### run.sh
#!/bin/bash
# the make line also repeats each setting of config.mk as NAME=value (left out here)
make -C /OpenROAD-flow-scripts/flow DESIGN_CONFIG=/design/flow/config.mk WORK_HOME=/design/flow/orfs CLKGATE_MAP_FILE= finish
### config.mk
export PLATFORM = sky130hd
export DESIGN_NAME = seq_mult
export DESIGN_NICKNAME = seq_mult
export VERILOG_FILES = /design/flow/design.v
export SDC_FILE = /design/flow/constraint.sdc
export NUM_CORES = 4
export LEC_CHECK = 0
export ABC_AREA = 1
export CAP_MARGIN = 10
export CELL_PAD_IN_SITES_DETAIL_PLACEMENT = 0
export CELL_PAD_IN_SITES_GLOBAL_PLACEMENT = 2
export CORE_ASPECT_RATIO = 1.01
export CORE_MARGIN = 2
export CORE_UTILIZATION = 20
export CTS_CLUSTER_DIAMETER = 27
export GPL_TIMING_DRIVEN = 0
export HOLD_SLACK_MARGIN = 0.14
export MAX_ROUTING_LAYER = met4
export MIN_ROUTING_LAYER = met1
export PLACE_DENSITY_LB_ADDON = 0.19
export SETUP_SLACK_MARGIN = 0.24
export SLEW_MARGIN = 10
export TNS_END_PERCENT = 60
### constraint.sdc
create_clock -name core_clock -period 3.35 [get_ports {clk}]
set_input_delay 0.6700 -clock core_clock [delete_from_list [all_inputs] [get_ports {clk}]]
set_output_delay 0.6700 -clock core_clock [all_outputs]
set_load 0.01 [all_outputs]
### design.v
module seq_mult(d, done, clk, a, b, go, reset);
  parameter n=32, log2n=5;
  output [2*n-1:0] d;
  output reg done;
	input clk;
	input [n-1:0] a, b;
	input go, reset;
	reg c;
	reg [n-1:0] p, q, m;
	reg [log2n:0]count;
	reg [n:0] sum;
	reg [log2n:0] count_n;
	always @(posedge clk, posedge reset)
		if(reset == 1) begin
			done <= 0;
		end
    else if(reset == 0) begin
			if(go) begin
				c <= 0;
        p <= 0;
				q <= a;
				m <= b;
				done <= 0;
				count <= n;
      end
			else if (!done) begin
				if (q[0] == 0) begin
					sum = 0 + p; 
				end
				else begin
					sum = m + p; 
				end
				{c,p,q} <= {sum,q} >> 1;
				count_n = count - 1;
				count <= count_n;
				if (count_n == 0) begin
					done <= 1;
				end
			end
		end
	assign d = {p,q};
endmodule
==> results.py, run 1 <==
# Synthesis and PnR figures
metrics = {
    "status": {
        "outcome": "finished clean",
    },
    "setup_path": {
        "critical_path.slowest_cell": "fa_1",
        "start_kind": "flop",
        "rr_endpoint": "p[23]",
        "endpoint_kind": "flop",
        "path_max_fanout": 4,
        "reg2reg_depth": 12,
        "r2r_slack_ns": 0.84,
        "path_buffers": 1,
        "rr_startpoint": "p[0]",
        "worst_ep_required_time_ns": 3.49,
        "crit_top_cell": "nand2_1",
        "crit_type": "flop to flop",
        "cp_top_family": "simple AND/OR/NAND/NOR gates",
        "endpoint": "p[23]",
        "cp_data_arrival_time_ns": 2.65,
        "crit_path_cell_trace": "ha_1 -> fa_1 -> nand3_1 -> nand3_1 -> nand2_1 -> nand2_1 -> nand2_1 -> nand3_1 -> nand2_1 -> nand3_1 -> nand2_1 -> inv_1",
        "crit_cells": 12,
        "cpPeakStageDelay_ns": 0.47,
        "startpoint": "p[0]",
    },
    "pwr": {
        "p_leak_uw": 0.00418,
        "clkPwrFrac_pct": 30.3,
        "powerDensity_nw_per_um2": 453,
        "p_switching_uw": 1310,
        "p_int_uw": 2710,
        "power_clock_uw": 1220,
        "p_seq_uw": 1630,
        "power_leader": "sequential cells",
        "p_comb_share_pct": 29.2,
        "swShare_pct": 32.6,
        "peakVddDrop_mv": 0.240,
        "p_comb_uw": 1170,
        "p_seq_share_pct": 40.5,
    },
    "drt": {
        "ant_nets": 0,
        "diodes": 0,
        "drt_pass1_iterations": 6,
        "via_count": 5641,
        "wl_mm": 21.7,
        "viasPerCell": 3.96,
        "initialDrtViolationCount": 325,
        "drc_errors": 0,
        "post_drt_wl_per_cell_um": 15.2,
    },
    "logic_synthesis": {
        "synth-edff-count": 102,
        "synthTopCellsByArea": "edfxtp_1 (47%), nand2_1 (19%), inv_1 (8.5%)",
        "numSynthFlops": 103,
        "ys_chip_area_um2": 6550,
        "synthCells": 866,
        "synthArstFlopShare_pct": 0.971,
        "ys_sh_xor_pct": 2.54,
        "ys_warn_count": 1,
        "postSynthAreaPerCell_um2": 7.57,
        "yosysUniqueCellTypes": 28,
        "fp_nets": 968,
        "most_common_cell": "nand2_1",
        "top_logic_kind": "simple AND/OR/NAND/NOR gates",
        "ys_seq_share_pct": 47.1,
        "synth.largest_area_cell": "edfxtp_1",
        "synth-main-ff-cell": "edfxtp_1",
        "top_cells_by_count": "nand2_1 (329), inv_1 (149), edfxtp_1 (102), nor2_1 (98), nand3_1 (41)",
        "synth_top_area_share_pct": 46.7,
        "syn_area_um2": 6550,
        "mux_area_share_pct": 0,
        "simple_gate_share_pct": 30.1,
        "fa_ha_area_share_pct": 6.80,
        "ys_cells": 866,
        "compound_area_share_pct": 3.95,
    },
    "timing": {
        "rsz0062_at_grt": "false",
        "max_slew_margin_pct": 42.2,
        "slew_viol_final": 0,
        "fmax_ghz": 0.398,
        "tightest_slew_ns": 0.867,
        "timing.final.hold_violations": 0,
        "finalCritPeriodShare_pct": 75.0,
        "finalCriticalPeriod_ns": 2.51,
        "setup_viol": 0,
        "final.setup.tns_ns": 0,
        "skew_ns": 0.0149,
    },
    "floorplan": {
        "rows": 66,
        "chipArea_um2": 34200,
        "fp_util_pct": 20.3,
        "die_x_um": 184,
        "die_h_um": 186,
        "ios": 132,
        "core_region_area_um2": 32200,
    },
    "final_layout": {
        "syn_to_final_growth_pct": 35.1,
        "nNetsFinal": 1114,
        "fillers": 3575,
        "fin_area_um2": 8850,
    },
    "job": {
        "drv_cap": 0,
        "openroad.warnings": 27,
    },
    "clock_network": {
        "clock_sinks": 103,
        "cts_setup_buffers": 0,
        "ctsHoldBuffers": 0,
        "clk_pin_slew_ns": 0.08,
        "cts_tree": "built",
        "cts.htree.levels": 3,
        "cts_resized": 0,
        "clockBufferDepth": 2,
        "cts_inserted_buffers": 9,
        "clk_latency_ns": 0.38,
        "root_buffer": "clkbuf_16",
    },
    "worst_hold_path": {
        "hp-class": "flop to flop",
        "holdCritStartpoint": "q[13]",
        "holdPathStages": 2,
        "whs_endpoint": "q[12]",
    },
    "global_route": {
        "antenna_found_initial": 0,
        "grt_max_degree": 21,
        "grt-ovfl-total": 0,
        "grt_pass1_wl_mm": 33.7,
        "grt_usage_pct": 13.7,
        "grt_pass1_vias": 5869,
    },
    "placed_design": {
        "place_area_um2": 8520,
        "hpwl_mm": 17.4,
        "routabilityCongestion": 0.779,
        "io_buffers": 130,
    },
}
[area by class of cell]
| type | count | area [µm²] | share of cell area [%] |
|---|---|---|---|
| Inverter | 149 | 559 | 6.32 |
| Multi-Input combinational cell | 597 | 2860 | 32.3 |
| Buffer | 17 | 65.1 | 0.735 |
| Timing Repair Buffer | 135 | 1440 | 16.3 |
| Clock buffer | 9 | 225 | 2.54 |
| Tap cell | 408 | 510 | 5.77 |
| Clock inverter | 7 | 104 | 1.17 |
| Sequential cell | 103 | 3090 | 34.9 |
[layer usage]
layer / up-vias / part of all wire, % / GRT usage (%)
met5: - / 0 / -
met4: 0 / 0.79 / 2.69
met3: 13 / 8.0 / 5.17
met2: 136 / 44 / 21.0
met1: 2502 / 47 / 17.3
li1: 2990 / - / -
[through the flow]
stage | std cells | total power, µW | util [%] | worst slack, ns | hold WS, ns
5_1_grt | 1425 | 4290 | 27.5 | 0.620 | 0.574
2_1_floorplan | 866 | 2330 | - | 0.338 | 0.404
4_1_cts | 1425 | 4110 | 27.5 | 0.762 | 0.544
6_report | 1425 | 4010 | 27.5 | 0.837 | 0.541
3_5_place_dp | 1409 | 2850 | 26.5 | 0.359 | 0.529
3_3_place_gp | 1404 | 2840 | 26.0 | -1.55 | 0.525
==> inputs of run 2 (changes only) <==
Settings changed: ABC_AREA 1 to 0, CELL_PAD_IN_SITES_DETAIL_PLACEMENT 0 to 2, CELL_PAD_IN_SITES_GLOBAL_PLACEMENT 2 to 3, GPL_TIMING_DRIVEN 0 to 1, HOLD_SLACK_MARGIN 0.14 to not set, SLEW_MARGIN 10 to 0.
==> run 2 against run 1 <==
Clock power down 8%. Utilization up 0.56 points. Still clean. Critical path depth down 2. Highest routed layer unchanged. Critical endpoint unchanged. Sequential share of layout area up 3.6 points. Wire length down 9.8%.
==> results.py, run 2 <==
# Synthesis and PnR figures
metrics = {
    "status": {
        "outcome": "finished clean",
    },
    "drt": {
        "diodes": 0,
        "ant_nets": 0,
        "drc_errors": 0,
        "initialDrtViolationCount": 180,
        "post_drt_wl_per_cell_um": 19.2,
        "drt_pass1_iterations": 4,
        "wl_mm": 19.6,
        "viasPerCell": 4.48,
        "via_count": 4565,
    },
    "pwr": {
        "powerDensity_nw_per_um2": 476,
        "power_leader": "sequential cells",
        "peakVddDrop_mv": 0.182,
        "p_switching_uw": 1230,
        "p_seq_uw": 1640,
        "p_comb_uw": 1070,
        "p_comb_share_pct": 28.0,
        "p_leak_uw": 0.00292,
        "p_int_uw": 2590,
        "total_power_uw": 3820,
        "swShare_pct": 32.2,
        "p_seq_share_pct": 42.8,
        "power_clock_uw": 1120,
        "clkPwrFrac_pct": 29.2,
    },
    "timing": {
        "tightest_slew_ns": 0.650,
        "fin_ws_ns": 0.410,
        "slew_viol_final": 0,
        "skew_ns": 0.0116,
        "final.setup.tns_ns": 0,
        "max_slew_margin_pct": 56.1,
        "setup_viol": 0,
        "rsz0062_at_grt": "true",
        "finalCritPeriodShare_pct": 87.8,
        "fmax_ghz": 0.340,
        "whs_ns": 0.581,
        "finalCriticalPeriod_ns": 2.94,
        "timing.final.hold_violations": 0,
    },
    "setup_path": {
        "endpoint_kind": "flop",
        "crit_type": "flop to flop",
        "endpoint": "p[23]",
        "reg2reg_depth": 10,
        "cpPeakStageDelay_ns": 0.43,
        "path_max_fanout": 4,
        "start_kind": "flop",
        "cp_data_arrival_time_ns": 3.06,
        "r2r_slack_ns": 0.41,
        "rr_startpoint": "p[0]",
        "cp_top_family": "AND-OR/OR-AND gates",
        "crit_cells": 10,
        "path_buffers": 1,
        "critical_path.slowest_cell": "edfxtp_1",
        "rr_endpoint": "p[23]",
        "startpoint": "p[0]",
        "worst_ep_required_time_ns": 3.47,
        "crit_path_cell_trace": "ha_1 -> fa_1 -> a21o_1 -> nand4_1 -> a21oi_2 -> o211ai_2 -> buf_4 -> a21oi_1 -> or3_1 -> a32o_1",
    },
    "clock_network": {
        "cts_inserted_buffers": 9,
        "cts.htree.levels": 3,
        "clockBufferDepth": 2,
        "clk_latency_ns": 0.36,
        "root_buffer": "clkbuf_16",
        "clock_sinks": 103,
        "clk_pin_slew_ns": 0.09,
        "cts_tree": "built",
        "ctsHoldBuffers": 0,
    },
    "logic_synthesis": {
        "yosysUniqueCellTypes": 60,
        "fp_nets": 593,
        "synth-main-ff-cell": "edfxtp_1",
        "top_logic_kind": "AND-OR/OR-AND gates",
        "numSynthFlops": 103,
        "synthCells": 491,
        "syn_area_um2": 5860,
        "postSynthAreaPerCell_um2": 11.9,
        "fa_ha_area_share_pct": 7.61,
        "synth.largest_area_cell": "edfxtp_1",
        "synth-edff-count": 102,
        "ys_sh_xor_pct": 2.84,
        "most_common_cell": "edfxtp_1",
        "synthTopCellsByArea": "edfxtp_1 (52%), ha_1 (7.3%), mux2_2 (6.0%)",
        "synth_top_area_share_pct": 52.3,
        "simple_gate_share_pct": 11.0,
        "top_cells_by_count": "edfxtp_1 (102), nor2_1 (37), ha_1 (34), nand2_1 (34), a21oi_1 (33)",
        "compound_area_share_pct": 16.3,
        "mux_area_share_pct": 7.69,
        "ys_warn_count": 1,
        "synthArstFlopShare_pct": 0.971,
        "ys_cells": 491,
        "ys_chip_area_um2": 5860,
        "ys_seq_share_pct": 52.7,
    },
    "final_layout": {
        "fin_area_um2": 8030,
        "syn_to_final_growth_pct": 37.1,
        "nNetsFinal": 731,
    },
    "floorplan": {
        "core_region_area_um2": 28600,
        "ios": 132,
        "die_x_um": 174,
        "fp_util_pct": 20.5,
        "chipArea_um2": 30700,
        "rows": 62,
        "die_h_um": 176,
    },
    "job": {
        "drv_cap": 0,
        "openroad.warnings": 28,
    },
    "worst_hold_path": {
        "hp-class": "flop to flop",
        "whs_endpoint": "q[19]",
        "holdPathStages": 1,
        "holdCritStartpoint": "q[20]",
    },
    "global_route": {
        "grt_max_degree": 71,
        "grt-ovfl-total": 0,
        "grt_pass1_vias": 5136,
        "antenna_found_initial": 0,
        "grt_usage_pct": 13.3,
        "grt_pass1_wl_mm": 30.7,
    },
    "placed_design": {
        "routabilityCongestion": 0.768,
        "hpwl_mm": 14.3,
        "place_ws_ns": 0.270,
        "io_buffers": 131,
        "place_area_um2": 7680,
    },
}
-- run 2: what timing repair did --
action / CTS / global route
endpoints found under the setup margin: 1 / 6
pin swaps: 1 / 1
setup buffers: 0 / 5
gates resized: 0 / 2
-- run 2: stage by stage --
step,std cells,utilization [%]
floorplan,491,-
CTS,1013,27.9
global placement,997,26.8
detailed placement,997,26.8
global route,1018,28.0
finish,1018,28.0
-- run 2: metal layers --
metal	wire (µm)	GRT usage, %	up-vias
met5	0	-	-
met4	190	2.28	0
met3	934	3.40	13
met2	9280	21.8	100
met1	9190	16.7	2284
li1	-	-	2168
-- run 2: layout make-up --
type                            count  area (µm²)
Clock buffer                        9         225
Clock inverter                      7        78.8
Fill cell                        3102       20600
Inverter                           11        41.3
Multi-Input combinational cell    360        2690
Sequential cell                   103        3090
Tap cell                          384         480
Timing Repair Buffer              144        1430
==> inputs of run 3 (changes only) <==
Settings changed: ABC_AREA 0 to 1, CAP_MARGIN 10 to 20, CELL_PAD_IN_SITES_DETAIL_PLACEMENT 2 to not set, CELL_PAD_IN_SITES_GLOBAL_PLACEMENT 3 to not set, CORE_ASPECT_RATIO 1.01 to not set, CORE_UTILIZATION 20 to 50, CTS_CLUSTER_DIAMETER 27 to 145, CTS_CLUSTER_SIZE set to 98, GPL_TIMING_DRIVEN 1 to not set, HOLD_SLACK_MARGIN set to 0.3, MAX_ROUTING_LAYER met4 to not set, MIN_ROUTING_LAYER met1 to not set, PLACE_DENSITY set to 0.6, PLACE_DENSITY_LB_ADDON 0.19 to not set, SETUP_SLACK_MARGIN 0.24 to not set, SLEW_MARGIN 0 to 20, TNS_END_PERCENT 60 to 10.
Clock period 3.35 ns to 1.89 ns, I/O delays scaled along.
==> run 3 against run 2 <==
First-iteration DRC count increased by 110%. Flip-flop count unchanged. Area after synthesis up 12%. Utilization increased by 49 points. Global-route usage up 15 points. Highest routed layer unchanged. Largest cell class is now logic gates. Via count rose by 38%. Critical path depth up 3. The layout now fails its checks (setup timing). Sequential power up 78%. Largest power group unchanged. Clock power up 92%. Power increased by 100%.
==> results.py, run 3 <==
# Synthesis and PnR figures
metrics = {
    "status": {
        "outcome": "finished with violations",
        "so.violations": "setup timing",
    },
    "setup_path": {
        "endpoint_kind": "flop",
        "startpoint": "m[3]",
        "path_max_fanout": 5,
        "worst_ep_required_time_ns": 2.01,
        "rr_endpoint": "p[17]",
        "crit_type": "flop to flop",
        "crit_path_cell_trace": "ha_4 -> nand2_1 -> nand2_1 -> nand2_1 -> nand2_1 -> nand2_1 -> nand3_2 -> nand2_1 -> nand2_1 -> nand2_1 -> nand2_1 -> o21ai_0 -> inv_1",
        "reg2reg_depth": 13,
        "cpPeakStageDelay_ns": 0.44,
        "crit_top_cell": "nand2_1",
        "critical_path.slowest_cell": "edfxtp_1",
        "endpoint": "p[17]",
        "path_buffers": 1,
        "cp_data_arrival_time_ns": 2.16,
        "start_kind": "flop",
        "rr_startpoint": "m[3]",
        "crit_cells": 13,
        "r2r_slack_ns": -0.15,
        "cp_top_family": "simple AND/OR/NAND/NOR gates",
    },
    "job": {
        "drv_cap": 0,
        "openroad.warnings": 31,
    },
    "logic_synthesis": {
        "postSynthAreaPerCell_um2": 7.57,
        "synthCells": 866,
        "fa_ha_area_share_pct": 6.80,
        "ys_warn_count": 1,
        "ys_cells": 866,
        "synth-edff-count": 102,
        "top_logic_kind": "simple AND/OR/NAND/NOR gates",
        "top_cells_by_count": "nand2_1 (329), inv_1 (149), edfxtp_1 (102), nor2_1 (98), nand3_1 (41)",
        "ys_seq_share_pct": 47.1,
        "syn_area_um2": 6550,
        "synth-main-ff-cell": "edfxtp_1",
        "synth_top_area_share_pct": 46.7,
        "mux_area_share_pct": 0,
        "synth.largest_area_cell": "edfxtp_1",
        "yosysUniqueCellTypes": 28,
        "ys_chip_area_um2": 6550,
        "fp_nets": 968,
        "compound_area_share_pct": 3.95,
        "synthArstFlopShare_pct": 0.971,
        "numSynthFlops": 103,
        "synthTopCellsByArea": "edfxtp_1 (47%), nand2_1 (19%), inv_1 (8.5%)",
        "simple_gate_share_pct": 30.1,
        "ys_sh_xor_pct": 2.54,
        "most_common_cell": "nand2_1",
    },
    "clock_network": {
        "cts_tree": "built",
        "clockBufferDepth": 2,
        "root_buffer": "clkbuf_16",
        "clock_sinks": 103,
        "cts_inserted_buffers": 9,
        "clk_latency_ns": 0.36,
        "cts.htree.levels": 3,
        "clk_pin_slew_ns": 0.08,
    },
    "timing": {
        "fmax_ghz": 0.491,
        "fin_ws_ns": -0.146,
        "timing.final.hold_violations": 0,
        "setup_viol": 23,
        "tightest_slew_ns": 0.479,
        "slew_viol_final": 0,
        "max_slew_margin_pct": 68.1,
        "rsz0062_at_grt": "true",
        "finalCriticalPeriod_ns": 2.04,
        "finalCritPeriodShare_pct": 108,
        "skew_ns": 0.0108,
    },
    "pwr": {
        "power_clock_uw": 2150,
        "p_leak_uw": 0.00473,
        "p_seq_uw": 2920,
        "power_leader": "sequential cells",
        "p_comb_uw": 2690,
        "p_comb_share_pct": 34.7,
        "clkPwrFrac_pct": 27.7,
        "peakVddDrop_mv": 0.621,
        "p_seq_share_pct": 37.5,
        "p_int_uw": 5260,
        "powerDensity_nw_per_um2": 796,
        "p_switching_uw": 2500,
        "swShare_pct": 32.2,
    },
    "floorplan": {
        "fp_util_pct": 51.5,
        "core_region_area_um2": 12700,
        "die_x_um": 118,
        "rows": 41,
        "ios": 132,
        "chipArea_um2": 14000,
        "die_h_um": 118,
    },
    "final_layout": {
        "fillers": 979,
        "logic_area_um2": 3450,
        "syn_to_final_growth_pct": 48.8,
        "fin_area_um2": 9750,
        "seq_area_um2": 3090,
        "nNetsFinal": 1187,
    },
    "drt": {
        "post_drt_wl_per_cell_um": 15.2,
        "drt_pass1_iterations": 6,
        "wl_mm": 19.2,
        "ant_nets": 0,
        "initialDrtViolationCount": 384,
        "viasPerCell": 5.00,
        "drc_errors": 0,
        "via_count": 6310,
        "diodes": 0,
    },
    "placed_design": {
        "place_ws_ns": -0.321,
        "routabilityCongestion": 0.941,
        "hpwl_mm": 13.7,
        "place_area_um2": 8710,
        "io_buffers": 131,
    },
    "global_route": {
        "grt_pass1_wl_mm": 31.0,
        "grt_pass1_vias": 6315,
        "antenna_found_initial": 0,
        "grt_max_degree": 49,
        "grt_usage_pct": 27.9,
        "grt-ovfl-total": 0,
    },
    "worst_hold_path": {
        "hp-class": "primary input to flop",
        "whs_endpoint": "count[5]",
        "holdPathStages": 3,
        "holdCritStartpoint": "go",
    },
}
## run 3: final cells by class
cell class	instances	share of cell area, %
tap	172	2.21
timing repair buffer	225	21.4
inverter	149	5.79
clock inverter	7	1.19
sequential	103	31.7
clock buffer	9	2.31
multi-input combinational	597	35.4
## run 3: per-stage QoR
stage	cells	utilization, %	setup TNS [ns]	hold WS (ns)	power [µW]
final	1262	76.6	-1.82	0.441	7760
after global routing	1262	76.6	-4.76	0.459	8140
after CTS	1255	74.9	-1.54	0.440	7640
after detailed placement	1236	68.5	-5.34	0.535	5250
after global placement	1236	68.5	-4.12	0.517	5200
after floorplan	866	-	-32.67	0.112	4140
## run 3: repair_timing
item,in CTS,in global routing
setup endpoints to repair,29,32
resized,72,47
pin swaps,14,17
hold buffers,1,0
hold endpoints to repair,1,0
buffers inserted,2,7
## run 3: layer usage
metal | track usage, % | wire [µm]
met1 | 35.9 | 8080
met2 | 47.8 | 9210
met3 | 6.13 | 1500
met4 | 7.29 | 363
met5 | 0 | 0
==> inputs of run 4 (changes only) <==
Settings changed: ABC_AREA 1 to not set, CORE_UTILIZATION 50 to 52, CTS_CLUSTER_DIAMETER 145 to 400, HOLD_SLACK_MARGIN 0.3 to not set, TNS_END_PERCENT 10 to not set.
==> run 4 against run 3 <==
The layout still fails its checks (setup timing). Synthesized cell count is 43% lower. First-iteration DRC count is 3.6% higher. Flip-flop count stayed put. Clock-buffer cell count stayed put. Fmax is 22% lower. Die area is 14% lower. Worst hold slack worse by 0.14 ns. Clock power is 18% lower. Combinational power is 4% lower. Utilization is 6.2 points higher. Non-clock buffer count is 54 higher.
==> results.py, run 4 <==
# Synthesis and PnR figures
metrics = {
    "status": {
        "outcome": "finished with violations",
        "so.violations": "setup timing",
    },
    "clock_network": {
        "clock_sinks": 103,
        "ctsHoldBuffers": 0,
        "clk_pin_slew_ns": 0.07,
        "cts_tree": "built",
        "root_buffer": "clkbuf_16",
        "cts_inserted_buffers": 9,
        "clk_latency_ns": 0.36,
        "clockBufferDepth": 2,
        "cts.htree.levels": 3,
    },
    "drt": {
        "met2_wirelength_mm": 8.22,
        "post_drt_wl_per_cell_um": 18.6,
        "viasPerCell": 5.72,
        "drt_pass1_iterations": 4,
        "m1WireLength_mm": 6.91,
        "ant_nets": 0,
        "wl_mm": 16.9,
        "drc_errors": 0,
        "diodes": 0,
        "wl_met3_mm": 1.36,
        "via_count": 5201,
        "top_layer": "met4",
        "initialDrtViolationCount": 398,
    },
    "global_route": {
        "grt_usage_pct": 28.3,
        "grt-ovfl-total": 0,
        "grt_max_degree": 33,
        "grt_pass1_wl_mm": 26.0,
        "antenna_found_initial": 0,
        "grt_pass1_vias": 5256,
    },
    "timing": {
        "setup_viol": 29,
        "finalCritPeriodShare_pct": 138,
        "rsz0062_at_grt": "true",
        "timing.final.hold_violations": 0,
        "skew_ns": 0.00656,
        "final.setup.tns_ns": -15.21,
        "max_slew_margin_pct": 65.1,
        "fmax_ghz": 0.384,
        "tightest_slew_ns": 0.519,
        "whs_ns": 0.302,
        "slew_viol_final": 0,
        "finalCriticalPeriod_ns": 2.61,
        "fin_ws_ns": -0.716,
    },
    "floorplan": {
        "die_x_um": 110,
        "ios": 132,
        "core_region_area_um2": 10900,
        "fp_util_pct": 53.5,
        "die_h_um": 110,
        "rows": 38,
        "chipArea_um2": 12100,
    },
    "logic_synthesis": {
        "synthCells": 491,
        "synth.largest_area_cell": "edfxtp_1",
        "synth-edff-count": 102,
        "fp_nets": 593,
        "top_logic_kind": "AND-OR/OR-AND gates",
        "numSynthFlops": 103,
        "compound_area_share_pct": 16.3,
        "synthTopCellsByArea": "edfxtp_1 (52%), ha_1 (7.3%), mux2_2 (6.0%)",
        "ys_warn_count": 1,
        "ys_sh_xor_pct": 2.84,
        "top_cells_by_count": "edfxtp_1 (102), nor2_1 (37), ha_1 (34), nand2_1 (34), a21oi_1 (33)",
        "fa_ha_area_share_pct": 7.61,
        "ys_seq_share_pct": 52.7,
        "synthArstFlopShare_pct": 0.971,
        "postSynthAreaPerCell_um2": 11.9,
        "ys_cells": 491,
        "synth-main-ff-cell": "edfxtp_1",
        "most_common_cell": "edfxtp_1",
        "simple_gate_share_pct": 11.0,
        "mux_area_share_pct": 7.69,
        "synth_top_area_share_pct": 52.3,
        "ys_chip_area_um2": 5860,
        "yosysUniqueCellTypes": 60,
        "syn_area_um2": 5860,
    },
    "setup_path": {
        "start_kind": "flop",
        "endpoint": "p[9]",
        "path_max_fanout": 3,
        "r2r_slack_ns": -0.72,
        "endpoint_kind": "flop",
        "path_buffers": 1,
        "rr_endpoint": "p[9]",
        "cp_top_family": "AND-OR/OR-AND gates",
        "worst_ep_required_time_ns": 2.00,
        "startpoint": "p[0]",
        "reg2reg_depth": 10,
        "crit_path_cell_trace": "ha_2 -> fa_2 -> a21o_1 -> nand4_1 -> buf_4 -> a21boi_4 -> o21ai_2 -> a21oi_2 -> or3_4 -> a32o_1",
        "cpPeakStageDelay_ns": 0.40,
        "critical_path.slowest_cell": "edfxtp_1",
        "cp_data_arrival_time_ns": 2.72,
        "crit_type": "flop to flop",
        "crit_cells": 10,
        "rr_startpoint": "p[0]",
    },
    "final_layout": {
        "syn_to_final_growth_pct": 54.6,
        "stdcell_count": 909,
        "finish.utilization_pct": 82.8,
        "nNetsFinal": 866,
    },
    "pwr": {
        "p_leak_uw": 0.00362,
        "p_comb_share_pct": 35.8,
        "clkPwrFrac_pct": 24.5,
        "power_clock_uw": 1770,
        "p_comb_uw": 2590,
        "p_switching_uw": 2180,
        "p_int_uw": 5060,
        "powerDensity_nw_per_um2": 800,
        "power_leader": "sequential cells",
        "p_seq_share_pct": 39.7,
        "peakVddDrop_mv": 0.733,
        "p_seq_uw": 2880,
        "swShare_pct": 30.1,
    },
    "placed_design": {
        "hpwl_mm": 12.4,
        "routabilityCongestion": 0.932,
        "dp.cells": 881,
        "io_buffers": 131,
    },
    "job": {
        "drv_cap": 0,
        "openroad.warnings": 31,
    },
    "worst_hold_path": {
        "hp-class": "primary input to async pin",
    },
}
-- run 4: routing by layer --
metal,GRT usage [%],vias up
met1,35.7,2490
li1,-,2449
met4,10.1,0
met2,46.4,222
met3,8.47,40
met5,0,-
-- run 4: area by class of cell --
type                    count  area, µm²
clock inverters             7       47.5
fillers                   664       1880
well taps                 140        175
clock buffers               9        225
multi-input cells         360       2980
repair buffers            279       2490
flip-flops and latches    103       3090
inverters                  11       46.3
-- run 4: repair_timing --
action / 4_1_cts / 5_1_grt
setup buffers: 6 / 7
endpoints found under the setup margin: 28 / 29
pin swaps: 16 / 14
gates resized: 19 / 23
-- run 4: through the flow --
| step | power, µW | area (µm²) | worst slack (ns) |
|---|---|---|---|
| 4_1_cts | 7120 | 8850 | -0.718 |
| 5_1_grt | 7570 | 9050 | -0.814 |
| 2_1_floorplan | 4050 | 5940 | -0.639 |
| 3_5_place_dp | 5250 | 8410 | -0.769 |
| 3_3_place_gp | 5190 | 8410 | -0.720 |
| 6_report | 7250 | 9050 | -0.716 |
==> inputs of run 5 (changes only) <==
Settings changed: CORE_UTILIZATION 52 to 71, CTS_CLUSTER_DIAMETER 400 to 361, CTS_CLUSTER_SIZE 98 to 38, HOLD_SLACK_MARGIN set to -0.09, PLACE_DENSITY 0.6 to not set, PLACE_DENSITY_LB_ADDON set to 0.3.
Clock period 1.89 ns to 2.77 ns, I/O delays scaled along.
==> run 5 against run 4 <==
The run now fails in global routing (5_1_grt). Synthesized cell count did not move. Die area fell by 26%. Area after synthesis did not move.
==> results.py, run 5 <==
# Metrics from the implementation run
metrics = {
    "placed_design": {
        "dp.cells": 728,
        "routabilityCongestion": 1.03,
        "io_buffers": 131,
        "hpwl_mm": 13.8,
        "place_ws_ns": -0.134,
    },
    "clock_network": {
        "ctsHoldBuffers": 0,
        "cts.htree.levels": 3,
        "clockBufferDepth": 2,
        "root_buffer": "clkbuf_8",
        "clock_sinks": 103,
        "cts_inserted_buffers": 9,
    },
    "logic_synthesis": {
        "top_cells_by_count": "edfxtp_1 (102), nor2_1 (37), ha_1 (34), nand2_1 (34), a21oi_1 (33)",
        "mux_area_share_pct": 7.69,
        "ys_chip_area_um2": 5860,
        "fp_nets": 593,
        "top_logic_kind": "AND-OR/OR-AND gates",
        "compound_area_share_pct": 16.3,
        "most_common_cell": "edfxtp_1",
        "synthArstFlopShare_pct": 0.971,
        "synthCells": 491,
        "synth-edff-count": 102,
        "yosysUniqueCellTypes": 60,
        "syn_area_um2": 5860,
        "synth_top_area_share_pct": 52.3,
        "numSynthFlops": 103,
        "simple_gate_share_pct": 11.0,
        "synth-main-ff-cell": "edfxtp_1",
        "postSynthAreaPerCell_um2": 11.9,
        "ys_sh_xor_pct": 2.84,
        "ys_seq_share_pct": 52.7,
        "ys_cells": 491,
        "synthTopCellsByArea": "edfxtp_1 (52%), ha_1 (7.3%), mux2_2 (6.0%)",
        "synth.largest_area_cell": "edfxtp_1",
        "fa_ha_area_share_pct": 7.61,
        "ys_warn_count": 1,
    },
    "floorplan": {
        "chipArea_um2": 8990,
        "fp_util_pct": 72.4,
        "die_x_um": 94.8,
        "ios": 132,
        "die_h_um": 94.8,
        "rows": 33,
        "core_region_area_um2": 8090,
    },
    "status": {
        "outcome": "stopped before the end",
        "error_line": "[ERROR DPL-0038] Utilization greater than 100%, impossible to legalize",
        "failing_step": "global routing (5_1_grt)",
    },
}
-- run 5: stage by stage --
step	util (%)	power, µW	TNS [ns]	area, µm²
floorplan	-	2740	0	5870
global placement	91.1	3180	0	7370
detailed placement	91.1	3300	-0.543	7370
CTS	95.2	4530	-0.0117	7700
-- run 5: repair_timing --
action                     4_1_cts
cloned                           0
gates resized                   11
pin swaps                        6
setup buffers                    5
setup endpoints to repair       11
==> inputs of run 6 (changes only) <==
Settings changed: CORE_ASPECT_RATIO set to 1.95, CORE_UTILIZATION 71 to 40, CTS_CLUSTER_DIAMETER 361 to 377, CTS_CLUSTER_SIZE 38 to 59, HOLD_SLACK_MARGIN -0.09 to not set, PLACE_DENSITY_LB_ADDON 0.3 to not set, SETUP_SLACK_MARGIN set to -0.3.
Clock period 2.77 ns to 3.3 ns, I/O delays scaled along.
==> run 6 against run 5 <==
The run now finishes clean. Synthesized cell count stayed put. Die area is 74% higher. Area after synthesis stayed put.
==> results.py, run 6 <==
# Synthesis and PnR figures
metrics = {
    "pwr": {
        "p_comb_share_pct": 27.5,
        "p_seq_uw": 1650,
        "power_leader": "sequential cells",
        "clkPwrFrac_pct": 28.6,
        "p_int_uw": 2670,
        "p_comb_uw": 1040,
        "p_switching_uw": 1100,
        "swShare_pct": 29.2,
        "p_seq_share_pct": 43.9,
        "total_power_uw": 3770,
        "p_leak_uw": 0.00288,
        "powerDensity_nw_per_um2": 490,
        "power_clock_uw": 1080,
        "peakVddDrop_mv": 0.351,
    },
    "global_route": {
        "antenna_found_initial": 0,
        "grt_usage_pct": 19.9,
        "grt_pass1_vias": 4830,
        "grt_pass1_wl_mm": 24.6,
        "grt-ovfl-total": 0,
        "grt_max_degree": 71,
    },
    "logic_synthesis": {
        "most_common_cell": "edfxtp_1",
        "synthArstFlopShare_pct": 0.971,
        "fp_nets": 593,
        "synth-edff-count": 102,
        "ys_warn_count": 1,
        "ys_chip_area_um2": 5860,
        "top_logic_kind": "AND-OR/OR-AND gates",
        "ys_sh_xor_pct": 2.84,
        "postSynthAreaPerCell_um2": 11.9,
        "compound_area_share_pct": 16.3,
        "ys_seq_share_pct": 52.7,
        "fa_ha_area_share_pct": 7.61,
        "top_cells_by_count": "edfxtp_1 (102), nor2_1 (37), ha_1 (34), nand2_1 (34), a21oi_1 (33)",
        "synth-main-ff-cell": "edfxtp_1",
        "ys_cells": 491,
        "mux_area_share_pct": 7.69,
        "synth.largest_area_cell": "edfxtp_1",
        "numSynthFlops": 103,
        "synthCells": 491,
        "synth_top_area_share_pct": 52.3,
        "syn_area_um2": 5860,
        "simple_gate_share_pct": 11.0,
        "yosysUniqueCellTypes": 60,
        "synthTopCellsByArea": "edfxtp_1 (52%), ha_1 (7.3%), mux2_2 (6.0%)",
    },
    "drt": {
        "viasPerCell": 5.56,
        "wl_mm": 15.7,
        "ant_nets": 0,
        "drt_pass1_iterations": 4,
        "diodes": 0,
        "drc_errors": 0,
        "via_count": 4537,
        "post_drt_wl_per_cell_um": 19.3,
        "initialDrtViolationCount": 284,
    },
    "timing": {
        "whs_ns": 0.583,
        "slew_viol_final": 0,
        "finalCriticalPeriod_ns": 3.00,
        "tightest_slew_ns": 0.743,
        "skew_ns": 0.00839,
        "fmax_ghz": 0.333,
        "setup_viol": 0,
        "timing.final.hold_violations": 0,
        "rsz0062_at_grt": "false",
        "finalCritPeriodShare_pct": 91.0,
        "max_slew_margin_pct": 50.3,
    },
    "floorplan": {
        "die_h_um": 173,
        "die_x_um": 90.6,
        "chipArea_um2": 15700,
        "core_region_area_um2": 14300,
        "fp_util_pct": 41.0,
        "ios": 132,
        "rows": 61,
    },
    "final_layout": {
        "syn_to_final_growth_pct": 31.3,
        "nNetsFinal": 724,
        "fin_area_um2": 7690,
    },
    "setup_path": {
        "crit_path_cell_trace": "ha_1 -> fa_1 -> a21o_1 -> nand4_1 -> a21oi_1 -> o211ai_2 -> a21oi_1 -> or3_1 -> a32o_1",
        "rr_startpoint": "p[0]",
        "endpoint_kind": "flop",
        "critical_path.slowest_cell": "edfxtp_1",
        "worst_ep_required_time_ns": 3.39,
        "r2r_slack_ns": 0.30,
        "startpoint": "p[0]",
        "path_buffers": 0,
        "path_max_fanout": 4,
        "start_kind": "flop",
        "endpoint": "p[27]",
        "rr_endpoint": "p[27]",
        "reg2reg_depth": 9,
        "cp_data_arrival_time_ns": 3.10,
        "crit_type": "flop to flop",
        "crit_top_cell": "a21oi_1",
        "cp_top_family": "AND-OR/OR-AND gates",
        "crit_cells": 9,
        "cpPeakStageDelay_ns": 0.42,
    },
    "clock_network": {
        "clockBufferDepth": 2,
        "clk_pin_slew_ns": 0.07,
        "cts.htree.levels": 3,
        "cts_resized": 0,
        "clk_latency_ns": 0.34,
        "cts_setup_buffers": 0,
        "cts_tree": "built",
        "ctsHoldBuffers": 0,
        "cts_inserted_buffers": 9,
        "root_buffer": "clkbuf_16",
        "clock_sinks": 103,
    },
    "worst_hold_path": {
        "holdCritStartpoint": "q[24]",
        "holdPathStages": 1,
        "whs_endpoint": "q[23]",
        "hp-class": "flop to flop",
    },
    "job": {
        "openroad.warnings": 27,
        "drv_cap": 0,
    },
    "placed_design": {
        "place_area_um2": 7400,
        "hpwl_mm": 11.6,
        "routabilityCongestion": 0.921,
        "io_buffers": 131,
    },
    "status": {
        "outcome": "finished clean",
    },
}
## run 6: final cells by class
cell class                 instances  area (µm²)
timing repair buffer             137        1360
tap                              189         236
fill                            1291        6580
sequential                       103        3090
inverter                          11        41.3
clock buffer                      11         233
clock inverter                     5        57.6
multi-input combinational        360        2670
## run 6: metrics by stage
step,utilization (%),setup slack (ns),cells,TNS [ns]
2_1_floorplan,-,-0.152,491,-10.67
3_3_place_gp,51.9,0.398,800,0
3_5_place_dp,51.9,0.360,800,0
4_1_cts,53.9,0.317,816,0
5_1_grt,53.9,0.164,816,0
6_report,53.9,0.298,816,0
## run 6: metal layers
metal	up-vias	share of wire [%]	GRT usage (%)
met4	0	4.5	11.3
met5	-	0	0
li1	2152	-	-
met2	147	56	37.3
met1	2197	35	20.0
met3	41	4.6	3.88
==> inputs of run 7 (changes only) <==
Settings changed: ABC_AREA set to 1, CELL_PAD_IN_SITES_GLOBAL_PLACEMENT set to 3, CORE_ASPECT_RATIO 1.95 to not set, CORE_MARGIN 2 to 4, CORE_UTILIZATION 40 to 68, CTS_CLUSTER_DIAMETER 377 to 262, CTS_CLUSTER_SIZE 59 to 89, GPL_ROUTABILITY_DRIVEN set to 0, GPL_TIMING_DRIVEN set to 0, HOLD_SLACK_MARGIN set to 0.25, MIN_ROUTING_LAYER set to met2, PLACE_DENSITY_LB_ADDON set to 0.19, SETUP_SLACK_MARGIN -0.3 to 0.14, TNS_END_PERCENT set to 20.
Clock period 3.3 ns to 4.03 ns, I/O delays scaled along.
==> run 7 against run 6 <==
The flow now stops in global placement without I/O (3_1_place_gp_skip_io). Area after synthesis increased by 12%. Synthesized cell count increased by 76%. Die area decreased by 28%.
==> results.py, run 7 <==
# Metrics from the implementation run
metrics = {
    "logic_synthesis": {
        "synthCells": 866,
        "synth-edff-count": 102,
        "ys_chip_area_um2": 6550,
        "synth_top_area_share_pct": 46.7,
        "syn_area_um2": 6550,
        "most_common_cell": "nand2_1",
        "synth.largest_area_cell": "edfxtp_1",
        "yosysUniqueCellTypes": 28,
        "mux_area_share_pct": 0,
        "ys_sh_xor_pct": 2.54,
        "top_cells_by_count": "nand2_1 (329), inv_1 (149), edfxtp_1 (102), nor2_1 (98), nand3_1 (41)",
        "numSynthFlops": 103,
        "postSynthAreaPerCell_um2": 7.57,
        "ys_seq_share_pct": 47.1,
        "compound_area_share_pct": 3.95,
        "top_logic_kind": "simple AND/OR/NAND/NOR gates",
        "synth-main-ff-cell": "edfxtp_1",
        "ys_warn_count": 1,
        "simple_gate_share_pct": 30.1,
        "fa_ha_area_share_pct": 6.80,
        "synthTopCellsByArea": "edfxtp_1 (47%), nand2_1 (19%), inv_1 (8.5%)",
        "ys_cells": 866,
        "synthArstFlopShare_pct": 0.971,
        "fp_nets": 968,
    },
    "floorplan": {
        "die_x_um": 106,
        "die_h_um": 106,
        "rows": 35,
        "chipArea_um2": 11300,
        "core_region_area_um2": 9330,
        "fp_util_pct": 70.3,
    },
    "status": {
        "error_line": "[ERROR FLW-0024] Place density exceeds 1.0 (current PLACE_DENSITY_LB_ADDON =  0.19). Please check if the value of  PLACE_DENSITY_LB_ADDON is between 0 and 0.99.",
        "failing_step": "global placement without I/O (3_1_place_gp_skip_io)",
        "outcome": "stopped before the end",
    },
}
==> inputs of run 8 (changes only) <==
Settings changed: ABC_AREA 1 to not set, CAP_MARGIN 20 to 40, CELL_PAD_IN_SITES_DETAIL_PLACEMENT set to 0, CELL_PAD_IN_SITES_GLOBAL_PLACEMENT 3 to not set, CORE_ASPECT_RATIO set to 1.87, CORE_MARGIN 4 to 2, CORE_UTILIZATION 68 to 40, CTS_CLUSTER_DIAMETER 262 to not set, CTS_CLUSTER_SIZE 89 to not set, GPL_TIMING_DRIVEN 0 to not set, HOLD_SLACK_MARGIN 0.25 to not set, MIN_ROUTING_LAYER met2 to met1, PLACE_DENSITY_LB_ADDON 0.19 to 0.14, SETUP_SLACK_MARGIN 0.14 to not set, TNS_END_PERCENT 20 to not set.
==> run 8 against run 7 <==
Area after synthesis fell by 11%. Now clean on timing, DRC and antenna. Die area is 39% higher. Synthesized cell count is 43% lower.
==> results.py, run 8 <==
# Synthesis and PnR figures
metrics = {
    "setup_path": {
        "startpoint": "p[0]",
        "path_max_fanout": 4,
        "crit_cells": 9,
        "crit_path_cell_trace": "ha_1 -> fa_1 -> a21o_1 -> nand4_1 -> a21oi_1 -> o211ai_2 -> a21oi_1 -> or3_1 -> a32o_1",
        "endpoint": "p[27]",
        "cp_top_family": "AND-OR/OR-AND gates",
        "r2r_slack_ns": 1.02,
        "cp_data_arrival_time_ns": 3.11,
        "rr_endpoint": "p[27]",
        "endpoint_kind": "flop",
        "cpPeakStageDelay_ns": 0.42,
        "crit_top_cell": "a21oi_1",
        "rr_startpoint": "p[0]",
        "start_kind": "flop",
        "critical_path.slowest_cell": "edfxtp_1",
        "crit_type": "flop to flop",
        "path_buffers": 0,
        "worst_ep_required_time_ns": 4.13,
        "reg2reg_depth": 9,
    },
    "worst_hold_path": {
        "holdPathStages": 2,
        "whs_endpoint": "count[5]",
        "holdCritStartpoint": "count[5]",
        "hp-class": "flop to flop",
    },
    "timing": {
        "setup_viol": 0,
        "max_slew_margin_pct": 54.5,
        "final.setup.tns_ns": 0,
        "rsz0062_at_grt": "false",
        "skew_ns": 0.00682,
        "finalCritPeriodShare_pct": 74.7,
        "fmax_ghz": 0.332,
        "timing.final.hold_violations": 0,
        "tightest_slew_ns": 0.681,
        "slew_viol_final": 0,
        "finalCriticalPeriod_ns": 3.01,
    },
    "logic_synthesis": {
        "ys_sh_xor_pct": 2.84,
        "top_cells_by_count": "edfxtp_1 (102), nor2_1 (37), ha_1 (34), nand2_1 (34), a21oi_1 (33)",
        "numSynthFlops": 103,
        "synth-main-ff-cell": "edfxtp_1",
        "synth-edff-count": 102,
        "mux_area_share_pct": 7.69,
        "postSynthAreaPerCell_um2": 11.9,
        "synth_top_area_share_pct": 52.3,
        "synth.largest_area_cell": "edfxtp_1",
        "yosysUniqueCellTypes": 60,
        "fa_ha_area_share_pct": 7.61,
        "synthCells": 491,
        "syn_area_um2": 5860,
        "top_logic_kind": "AND-OR/OR-AND gates",
        "most_common_cell": "edfxtp_1",
        "ys_seq_share_pct": 52.7,
        "ys_cells": 491,
        "simple_gate_share_pct": 11.0,
        "ys_warn_count": 1,
        "synthArstFlopShare_pct": 0.971,
        "compound_area_share_pct": 16.3,
        "fp_nets": 593,
        "synthTopCellsByArea": "edfxtp_1 (52%), ha_1 (7.3%), mux2_2 (6.0%)",
        "ys_chip_area_um2": 5860,
    },
    "final_layout": {
        "nNetsFinal": 724,
        "fillers": 1266,
        "syn_to_final_growth_pct": 31.6,
        "stdcell_count": 813,
    },
    "clock_network": {
        "clk_pin_slew_ns": 0.07,
        "clockBufferDepth": 2,
        "cts.htree.levels": 3,
        "cts_inserted_buffers": 9,
        "cts_tree": "built",
        "cts_setup_buffers": 0,
        "clk_latency_ns": 0.34,
        "ctsHoldBuffers": 0,
        "root_buffer": "clkbuf_16",
        "cts_resized": 0,
        "clock_sinks": 103,
    },
    "drt": {
        "drc_errors": 0,
        "diodes": 0,
        "drt_pass1_iterations": 4,
        "post_drt_wl_per_cell_um": 18.3,
        "initialDrtViolationCount": 177,
        "wl_mm": 14.9,
        "via_count": 4524,
        "ant_nets": 0,
        "viasPerCell": 5.56,
    },
    "global_route": {
        "grt-ovfl-total": 0,
        "met1_usage_pct": 20.2,
        "grt_pass1_wl_mm": 23.4,
        "grt.busiest_layer": "met2",
        "grt_pass1_vias": 4788,
        "use_met2_pct": 35.2,
        "grt_usage_pct": 19.2,
        "grt_max_degree": 55,
        "antenna_found_initial": 0,
        "use_met3_pct": 3.91,
    },
    "pwr": {
        "p_seq_uw": 1360,
        "p_int_uw": 2190,
        "p_leak_uw": 0.00288,
        "peakVddDrop_mv": 0.204,
        "clkPwrFrac_pct": 29.0,
        "p_comb_uw": 839,
        "powerDensity_nw_per_um2": 401,
        "power_leader": "sequential cells",
        "p_switching_uw": 905,
        "p_seq_share_pct": 43.9,
        "swShare_pct": 29.3,
        "power_clock_uw": 897,
        "p_comb_share_pct": 27.1,
    },
    "placed_design": {
        "dp.cells": 797,
        "io_buffers": 131,
        "hpwl_mm": 11.1,
    },
    "floorplan": {
        "chipArea_um2": 15700,
        "fp_util_pct": 40.8,
        "core_region_area_um2": 14300,
        "ios": 132,
        "die_h_um": 169,
        "die_x_um": 92.5,
        "rows": 60,
    },
    "status": {
        "outcome": "finished clean",
    },
    "job": {
        "openroad.warnings": 27,
        "drv_cap": 0,
    },
}
==> run 8: area by class of cell <==
type | count | area (µm²) | area share [%]
multi-input cells | 360 | 2670 | 34.7
clock inverters | 6 | 70.1 | 0.909
clock buffers | 10 | 229 | 2.97
well taps | 186 | 233 | 3.02
flip-flops and latches | 103 | 3090 | 40.1
repair buffers | 137 | 1370 | 17.8
inverters | 11 | 41.3 | 0.536
==> run 8: metrics by stage <==
step / area (µm²) / hold WS (ns) / total power (µW) / utilization [%] / setup slack (ns)
finish: 7710 / 0.585 / 3090 / 53.7 / 1.02
global route: 7710 / 0.612 / 3240 / 53.7 / 0.899
CTS: 7710 / 0.590 / 3120 / 53.7 / 1.05
detailed placement: 7410 / 0.564 / 2220 / 51.7 / 1.07
global placement: 7380 / 0.556 / 2200 / 51.5 / 1.13
floorplan: 5860 / 0.535 / 1890 / - / 0.432
==> run 8: layer usage <==
layer / share of wire (%) / up-vias / routed length (µm)
met5: 0 / - / 0
met4: 4.3 / 0 / 637
met3: 4.8 / 47 / 711
met2: 54 / 154 / 8020
met1: 37 / 2165 / 5530
li1: - / 2158 / -
==> inputs of run 9 (changes only) <==
Settings changed: ABC_AREA set to 0, CAP_MARGIN 40 to 35, CORE_ASPECT_RATIO 1.87 to not set, CORE_UTILIZATION 40 to 17, GPL_ROUTABILITY_DRIVEN 0 to not set, GPL_TIMING_DRIVEN set to 0, MIN_ROUTING_LAYER met1 to met2, PLACE_DENSITY_LB_ADDON 0.14 to 0.01, SLEW_MARGIN 20 to 15.
Clock period 4.03 ns to 1.75 ns, I/O delays scaled along.
==> run 9 against run 8 <==
Now fails the layout checks on setup timing. Power increased by 150%. Utilization down 28 points. Fmax rose by 8.0%. Via count grew 38%. Final area up 14%. Combinational power increased to 2.8 times the previous value. Sequential share of layout area fell by 4.9 points. Worst hold slack got worse by 0.28 ns. Global-route usage is 2.2 points lower. Clock skew up 0.0027 ns. Flip-flop count stayed put. Critical path depth increased by 1. Critical path type unchanged. Highest routed layer unchanged.
==> results.py, run 9 <==
# Synthesis and PnR figures
metrics = {
    "timing": {
        "setup_viol": 30,
        "final.setup.tns_ns": -21.71,
        "max_slew_margin_pct": 44.0,
        "skew_ns": 0.00950,
        "rsz0062_at_grt": "true",
        "whs_ns": 0.306,
        "finalCritPeriodShare_pct": 159,
        "slew_viol_final": 0,
        "timing.final.hold_violations": 0,
        "fin_ws_ns": -1.04,
        "finalCriticalPeriod_ns": 2.79,
        "tightest_slew_ns": 0.839,
        "fmax_ghz": 0.359,
    },
    "logic_synthesis": {
        "compound_area_share_pct": 16.3,
        "simple_gate_share_pct": 11.0,
        "fp_nets": 593,
        "numSynthFlops": 103,
        "synthTopCellsByArea": "edfxtp_1 (52%), ha_1 (7.3%), mux2_2 (6.0%)",
        "yosysUniqueCellTypes": 60,
        "synth-main-ff-cell": "edfxtp_1",
        "top_logic_kind": "AND-OR/OR-AND gates",
        "synth.largest_area_cell": "edfxtp_1",
        "synthCells": 491,
        "synth-edff-count": 102,
        "synth_top_area_share_pct": 52.3,
        "most_common_cell": "edfxtp_1",
        "syn_area_um2": 5860,
        "top_cells_by_count": "edfxtp_1 (102), nor2_1 (37), ha_1 (34), nand2_1 (34), a21oi_1 (33)",
        "mux_area_share_pct": 7.69,
        "ys_seq_share_pct": 52.7,
        "ys_chip_area_um2": 5860,
        "postSynthAreaPerCell_um2": 11.9,
        "fa_ha_area_share_pct": 7.61,
        "ys_cells": 491,
        "synthArstFlopShare_pct": 0.971,
        "ys_warn_count": 1,
        "ys_sh_xor_pct": 2.84,
    },
    "drt": {
        "post_drt_wl_per_cell_um": 17.9,
        "drt_pass1_iterations": 5,
        "via_count": 6239,
        "initialDrtViolationCount": 415,
        "drc_errors": 0,
        "ant_nets": 0,
        "wl_mm": 20.1,
        "viasPerCell": 5.54,
    },
    "placed_design": {
        "dp.cells": 1075,
        "place_ws_ns": -1.26,
        "routabilityCongestion": 0.747,
        "hpwl_mm": 15.0,
        "io_buffers": 130,
    },
    "floorplan": {
        "chipArea_um2": 35900,
        "rows": 67,
        "core_region_area_um2": 33700,
        "die_h_um": 190,
        "fp_util_pct": 17.4,
        "ios": 132,
        "die_x_um": 190,
    },
    "pwr": {
        "p_int_uw": 5270,
        "p_seq_share_pct": 40.8,
        "power_leader": "sequential cells",
        "powerDensity_nw_per_um2": 870,
        "swShare_pct": 31.1,
        "p_comb_uw": 2380,
        "p_seq_uw": 3120,
        "clkPwrFrac_pct": 28.1,
        "p_leak_uw": 0.00325,
        "peakVddDrop_mv": 0.496,
        "p_comb_share_pct": 31.1,
        "p_switching_uw": 2380,
        "power_clock_uw": 2150,
    },
    "status": {
        "so.violations": "setup timing",
        "outcome": "finished with violations",
    },
    "clock_network": {
        "root_buffer": "clkbuf_16",
        "clock_sinks": 103,
        "cts.htree.levels": 3,
        "clockBufferDepth": 2,
        "clk_pin_slew_ns": 0.07,
        "clk_latency_ns": 0.37,
        "cts_inserted_buffers": 9,
        "cts_tree": "built",
    },
    "job": {
        "drv_cap": 0,
        "openroad.warnings": 30,
    },
    "setup_path": {
        "cp_data_arrival_time_ns": 2.90,
        "critical_path.slowest_cell": "edfxtp_1",
        "start_kind": "flop",
        "endpoint_kind": "flop",
        "cpPeakStageDelay_ns": 0.40,
        "rr_endpoint": "p[23]",
        "startpoint": "p[0]",
        "crit_path_cell_trace": "ha_2 -> fa_2 -> a21o_1 -> nand4_1 -> buf_4 -> a21oi_2 -> o211ai_4 -> a21oi_2 -> or3_1 -> a32o_1",
        "path_max_fanout": 3,
        "path_buffers": 1,
        "worst_ep_required_time_ns": 1.87,
        "cp_top_family": "AND-OR/OR-AND gates",
        "r2r_slack_ns": -1.04,
        "rr_startpoint": "p[0]",
        "crit_cells": 10,
        "crit_type": "flop to flop",
        "endpoint": "p[23]",
        "reg2reg_depth": 10,
        "crit_top_cell": "a21oi_2",
    },
    "global_route": {
        "grt-ovfl-total": 0,
        "grt_max_degree": 24,
        "grt_pass1_vias": 7462,
        "grt_pass1_wl_mm": 30.5,
        "antenna_found_initial": 0,
        "grt_usage_pct": 17.0,
    },
    "final_layout": {
        "syn_to_final_growth_pct": 50.1,
        "nNetsFinal": 775,
        "stdcell_count": 1127,
        "fillers": 3624,
        "finish.utilization_pct": 26.1,
    },
    "worst_hold_path": {
        "hp-class": "primary input to async pin",
    },
}
run 9: timing repair:
action | CTS | global route
pin swaps | 23 | 12
buffers inserted | 27 | 12
gates resized | 62 | 30
setup endpoints to repair | 38 | 40
hold buffers | 0 | 0
run 9: through the flow:
step	instance area (µm²)	total power [µW]
after global routing	8780	8150
after global placement	7800	5250
after CTS	8600	7680
after detailed placement	7940	5260
final	8790	7640
after floorplan	5940	4380
run 9: layout make-up:
class | count | area [µm²] | area share, %
multi-input cells | 360 | 2980 | 33.9
well taps | 448 | 561 | 6.38
clock inverters | 4 | 55.1 | 0.627
clock buffers | 12 | 236 | 2.69
diodes | 1 | 2.50 | 0.0285
flip-flops and latches | 103 | 3090 | 35.1
inverters | 11 | 46.3 | 0.527
repair buffers | 172 | 1720 | 19.6
plain buffers | 16 | 98.8 | 1.12
run 9: layer usage:
metal / vias to the layer above / routed length, µm / global-route usage [%]
met5: - / 0 / 1.24
met4: 0 / 429 / 2.80
met3: 49 / 8670 / 24.4
met2: 1703 / 11000 / 19.7
met1: 2245 / 0 / -
li1: 2242 / - / -
==> inputs of run 10 (changes only) <==
Settings changed: ABC_AREA 0 to not set, CAP_MARGIN 35 to 20, CELL_PAD_IN_SITES_DETAIL_PLACEMENT 0 to not set, CORE_UTILIZATION 17 to 70, CTS_CLUSTER_DIAMETER set to 48, CTS_CLUSTER_SIZE set to 24, GPL_TIMING_DRIVEN 0 to not set, MIN_ROUTING_LAYER met2 to not set, PLACE_DENSITY_LB_ADDON 0.01 to 0.2, SETUP_SLACK_MARGIN set to 0.61, SLEW_MARGIN 15 to 20.
Clock period 1.75 ns to 2.3 ns, I/O delays scaled along.
==> run 10 against run 9 <==
The run now fails in detailed placement (3_5_place_dp). Die area shrank 75%. Synthesized cell count unchanged. Area after synthesis unchanged.
==> results.py, run 10 <==
# Metrics from the implementation run
metrics = {
    "logic_synthesis": {
        "synth.largest_area_cell": "edfxtp_1",
        "synth_top_area_share_pct": 52.3,
        "ys_warn_count": 1,
        "ys_seq_share_pct": 52.7,
        "simple_gate_share_pct": 11.0,
        "top_logic_kind": "AND-OR/OR-AND gates",
        "synth-edff-count": 102,
        "synthArstFlopShare_pct": 0.971,
        "ys_sh_xor_pct": 2.84,
        "numSynthFlops": 103,
        "ys_cells": 491,
        "fp_nets": 593,
        "synthCells": 491,
        "top_cells_by_count": "edfxtp_1 (102), nor2_1 (37), ha_1 (34), nand2_1 (34), a21oi_1 (33)",
        "synthTopCellsByArea": "edfxtp_1 (52%), ha_1 (7.3%), mux2_2 (6.0%)",
        "fa_ha_area_share_pct": 7.61,
        "mux_area_share_pct": 7.69,
        "yosysUniqueCellTypes": 60,
        "synth-main-ff-cell": "edfxtp_1",
        "most_common_cell": "edfxtp_1",
        "compound_area_share_pct": 16.3,
        "postSynthAreaPerCell_um2": 11.9,
        "syn_area_um2": 5860,
        "ys_chip_area_um2": 5860,
    },
    "status": {
        "error_line": "Error: detail_place.tcl, 38 bad optional access",
        "outcome": "stopped before the end",
        "failing_step": "detailed placement (3_5_place_dp)",
    },
    "floorplan": {
        "die_x_um": 95.5,
        "core_region_area_um2": 8180,
        "fp_util_pct": 71.6,
        "ios": 132,
        "chipArea_um2": 9110,
        "rows": 33,
        "die_h_um": 95.5,
    },
    "placed_design": {
        "routabilityCongestion": 0.996,
        "io_buffers": 131,
    },
}
## run 10: per-stage QoR
| step | std cells | hold WS [ns] |
|---|---|---|
| after global placement | 814 | 0.555 |
| after floorplan | 491 | 0.189 |
==> inputs of run 11 (changes only) <==
Settings changed: CORE_UTILIZATION 70 to 40, CTS_CLUSTER_DIAMETER 48 to 235, CTS_CLUSTER_SIZE 24 to 47, HOLD_SLACK_MARGIN set to 0.29, PLACE_DENSITY_LB_ADDON 0.2 to not set, SETUP_SLACK_MARGIN 0.61 to -0.01, SLEW_MARGIN 20 to 35, TNS_END_PERCENT set to 20.
Clock period 2.3 ns to 3.3 ns, I/O delays scaled along.
==> run 11 against run 10 <==
Now clean on timing, DRC and antenna. Synthesized cell count unchanged. Die area up 71%. Area after synthesis unchanged.
==> results.py, run 11 <==
# Synthesis and PnR figures
metrics = {
    "setup_path": {
        "rr_startpoint": "p[0]",
        "start_kind": "flop",
        "r2r_slack_ns": 0.40,
        "rr_endpoint": "p[27]",
        "endpoint": "p[27]",
        "crit_cells": 9,
        "reg2reg_depth": 9,
        "worst_ep_required_time_ns": 3.42,
        "crit_top_cell": "a21oi_1",
        "critical_path.slowest_cell": "edfxtp_1",
        "cp_top_family": "AND-OR/OR-AND gates",
        "endpoint_kind": "flop",
        "cp_data_arrival_time_ns": 3.03,
        "path_buffers": 0,
        "crit_path_cell_trace": "ha_1 -> fa_1 -> a21o_1 -> nand4_1 -> a21oi_1 -> o211ai_2 -> a21oi_1 -> or3_1 -> a32o_1",
        "path_max_fanout": 4,
        "crit_type": "flop to flop",
        "cpPeakStageDelay_ns": 0.42,
        "startpoint": "p[0]",
    },
    "logic_synthesis": {
        "fa_ha_area_share_pct": 7.61,
        "syn_area_um2": 5860,
        "synthCells": 491,
        "mux_area_share_pct": 7.69,
        "synth-edff-count": 102,
        "ys_warn_count": 1,
        "fp_nets": 593,
        "most_common_cell": "edfxtp_1",
        "synthTopCellsByArea": "edfxtp_1 (52%), ha_1 (7.3%), mux2_2 (6.0%)",
        "ys_seq_share_pct": 52.7,
        "synth-main-ff-cell": "edfxtp_1",
        "top_cells_by_count": "edfxtp_1 (102), nor2_1 (37), ha_1 (34), nand2_1 (34), a21oi_1 (33)",
        "synthArstFlopShare_pct": 0.971,
        "ys_cells": 491,
        "yosysUniqueCellTypes": 60,
        "compound_area_share_pct": 16.3,
        "synth.largest_area_cell": "edfxtp_1",
        "simple_gate_share_pct": 11.0,
        "synth_top_area_share_pct": 52.3,
        "ys_sh_xor_pct": 2.84,
        "numSynthFlops": 103,
        "ys_chip_area_um2": 5860,
        "postSynthAreaPerCell_um2": 11.9,
        "top_logic_kind": "AND-OR/OR-AND gates",
    },
    "job": {
        "drv_cap": 0,
        "openroad.warnings": 27,
    },
    "timing": {
        "finalCritPeriodShare_pct": 88.0,
        "max_slew_margin_pct": 59.1,
        "skew_ns": 0.00804,
        "final.setup.tns_ns": 0,
        "setup_viol": 0,
        "tightest_slew_ns": 0.614,
        "fmax_ghz": 0.344,
        "slew_viol_final": 0,
        "finalCriticalPeriod_ns": 2.90,
        "rsz0062_at_grt": "false",
        "timing.final.hold_violations": 0,
    },
    "pwr": {
        "p_comb_share_pct": 27.6,
        "p_leak_uw": 0.00288,
        "p_comb_uw": 1020,
        "p_seq_uw": 1650,
        "powerDensity_nw_per_um2": 482,
        "p_int_uw": 2590,
        "peakVddDrop_mv": 0.314,
        "total_power_uw": 3700,
        "power_clock_uw": 1020,
        "clkPwrFrac_pct": 27.7,
        "swShare_pct": 29.9,
        "power_leader": "sequential cells",
        "p_seq_share_pct": 44.7,
        "p_switching_uw": 1100,
    },
    "drt": {
        "viasPerCell": 5.43,
        "top_layer": "met4",
        "ant_nets": 0,
        "drc_errors": 0,
        "wl_mm": 14.7,
        "m1WireLength_mm": 6.63,
        "initialDrtViolationCount": 300,
        "via_count": 4421,
        "post_drt_wl_per_cell_um": 18.1,
        "wl_met3_mm": 1.22,
        "diodes": 0,
        "drt_pass1_iterations": 4,
        "met2_wirelength_mm": 6.61,
    },
    "clock_network": {
        "clock_sinks": 103,
        "clockBufferDepth": 2,
        "clk_latency_ns": 0.36,
        "cts_setup_buffers": 0,
        "cts.htree.levels": 3,
        "cts_tree": "built",
        "root_buffer": "clkbuf_16",
        "clk_pin_slew_ns": 0.07,
        "ctsHoldBuffers": 0,
        "cts_inserted_buffers": 9,
        "cts_resized": 0,
    },
    "final_layout": {
        "nNetsFinal": 727,
        "logic_area_um2": 2670,
        "syn_to_final_growth_pct": 31.1,
        "fillers": 1316,
        "fin_area_um2": 7680,
        "seq_area_um2": 3090,
    },
    "global_route": {
        "grt_pass1_vias": 4612,
        "grt_pass1_wl_mm": 23.6,
        "grt_max_degree": 49,
        "grt-ovfl-total": 0,
        "antenna_found_initial": 0,
        "grt_usage_pct": 19.1,
    },
    "floorplan": {
        "die_x_um": 125,
        "fp_util_pct": 40.6,
        "die_h_um": 125,
        "ios": 132,
        "chipArea_um2": 15600,
        "rows": 44,
        "core_region_area_um2": 14400,
    },
    "worst_hold_path": {
        "hp-class": "primary input to async pin",
    },
    "placed_design": {
        "hpwl_mm": 10.5,
        "io_buffers": 131,
        "routabilityCongestion": 0.890,
        "place_area_um2": 7400,
    },
    "status": {
        "outcome": "finished clean",
    },
}
-- run 11: metal layers --
metal,track usage [%],vias up
met4,6.80,0
li1,-,2163
met3,6.50,18
met5,0,-
met1,25.3,2107
met2,29.5,133
-- run 11: cell type report --
class / count / share of cell area (%)
tap: 184 / 3.00
sequential: 103 / 40.2
timing repair buffer: 140 / 17.9
inverter: 11 / 0.538
clock inverter: 6 / 0.554
multi-input combinational: 360 / 34.8
clock buffer: 10 / 2.98
-- run 11: metrics by stage --
step | std cells | hold WS [ns] | util, % | setup slack [ns]
finish | 814 | 0.565 | 53.2 | 0.396
global route | 814 | 0.579 | 53.2 | 0.209
CTS | 814 | 0.550 | 53.2 | 0.405
detailed placement | 798 | 0.565 | 51.3 | 0.425
global placement | 798 | 0.561 | 51.3 | 0.445
floorplan | 491 | 0.389 | - | 0.377
Power is estimated from default activity; no workload was simulated.
